==> run D: inputs <==
==> flow/design.v <==
module multiplier  #(parameter width = 16)
   ( input    signed  [width-1 : 0] multiplicand,
     input    signed  [width-1 : 0] multiplier,   
     output   signed  [2 * width - 1 : 0] product
   ) ;
   assign  product = multiplicand * multiplier ;
endmodule
module  adder  #(parameter width = 32)  
		( input   signed [width-1 : 0] a ,
		  input   signed [width-1 : 0] b , 
		  output  signed [width-1 : 0] sum
		) ;
    assign   sum = a + b ;
endmodule
module accumulator #(parameter width = 32) 
	(input    clk,
     	 input    ena,
         input    reset,
         input	  signed [width - 1 : 0] acc_in,
   	 output   reg signed [width - 1 : 0] acc_out
	) ;
   always @(posedge clk) begin
      if (reset)  acc_out <= 0 ;
      else if (ena) acc_out <= acc_in ;
   end
endmodule
module mac_demo(input    clk, 
           input    reset, 
           input    ena,
   	   input    signed [16-1 : 0] k,
           input    signed [16-1 : 0] x,   
           output   signed [2 * 16 - 1 : 0] acc_out
          ) ;
           wire     signed [2 * 16 - 1 : 0] p ;
           wire     signed [2 * 16 - 1 : 0] acc_in ;
   multiplier  #(.width(16)) mult_0(.multiplicand(k),
                                          .multiplier(x),
                       			  .product(p)
                			  ) ;
   adder     #(.width(2*16)) add_0(.a(p),
                			 .b(acc_out),
                			 .sum(acc_in)
               				) ;
   accumulator  #(.width(2*16))  acc_0(.clk(clk),
                   			     .reset(reset),
                   			     .ena(ena),
                   			     .acc_in(acc_in),
                   			     .acc_out(acc_out)
                   			) ;
endmodule
==> flow/run.sh <==
#!/bin/bash
# the make line also repeats each setting of config.mk as NAME=value (left out here)
make -C /OpenROAD-flow-scripts/flow DESIGN_CONFIG=/design/flow/config.mk WORK_HOME=/design/flow/orfs CLKGATE_MAP_FILE= finish
==> flow/config.mk <==
export PLATFORM = sky130hd
export DESIGN_NAME = mac_demo
export DESIGN_NICKNAME = mac_demo
export VERILOG_FILES = /design/flow/design.v
export SDC_FILE = /design/flow/constraint.sdc
export NUM_CORES = 4
export LEC_CHECK = 0
export ABC_AREA = 1
export CAP_MARGIN = 20
export CORE_ASPECT_RATIO = 0.5
export CORE_MARGIN = 2
export CORE_UTILIZATION = 57
export CTS_CLUSTER_DIAMETER = 348
export CTS_CLUSTER_SIZE = 98
export PLACE_DENSITY = 0.41
export SLEW_MARGIN = 20
export TNS_END_PERCENT = 5
==> flow/constraint.sdc <==
create_clock -name core_clock -period 3.91 [get_ports {clk}]
set_input_delay 0.7820 -clock core_clock [delete_from_list [all_inputs] [get_ports {clk}]]
set_output_delay 0.7820 -clock core_clock [all_outputs]
set_load 0.01 [all_outputs]
==> run E (differences from run D) <==
- ABC_AREA: 1 -> unset
- CORE_ASPECT_RATIO: 0.5 -> unset
- CORE_UTILIZATION: 57 -> 72
- CTS_CLUSTER_DIAMETER: 348 -> 393
- CTS_CLUSTER_SIZE: 98 -> 95
- PLACE_DENSITY: 0.41 -> 0.36
- TNS_END_PERCENT: 5 -> unset
==> flow/constraint.sdc (replaced) <==
create_clock -name core_clock -period 5.93 [get_ports {clk}]
set_input_delay 1.1860 -clock core_clock [delete_from_list [all_inputs] [get_ports {clk}]]
set_output_delay 1.1860 -clock core_clock [all_outputs]
set_load 0.01 [all_outputs]
==> qor summary <==
item	run D	run E
Cell area after technology mapping	0.0129 mm^2	0.0120 mm^2
Chip Height	110 um	133 um
Comb/total area	62.4%	69.8%
Total of clock buffers placed in the layout	7	5
Core area	0.0219 mm^2	0.0165 mm^2
Wire length of the first global-routing pass	63300 um	54700 um
Yosys-reported design area after synthesis	0.0129 mm^2	0.0120 mm^2
Buffer and inverter count on the worst path	10	6
Cell Count, Final, Fillers Out	2287	1748
RePlAce Congestion	0.976	0.907
Final HPWL from detailed placement	30900 um	27100 um
Total negative slack	-44.34 ns	-15.06 ns
Placement-stage cell area	0.0155 mm^2	0.0142 mm^2
Area fraction in xor and xnor cells	0.885%	2.33%
Syn-to-layout area delta	35.0%	26.9%
Timing endpoint of the critical path	acc_0.acc_out[12]$_SDFFE_PP0P_	acc_0.acc_out[28]$_SDFFE_PP0P_
Setup violations, final	28	21
Status	finished with violations	finished with violations
Reasons for failing layout checks	setup timing	setup timing
Min-Delay Startpoint	acc_0.acc_out[1]$_SDFFE_PP0P_	acc_0.acc_out[25]$_SDFFE_PP0P_
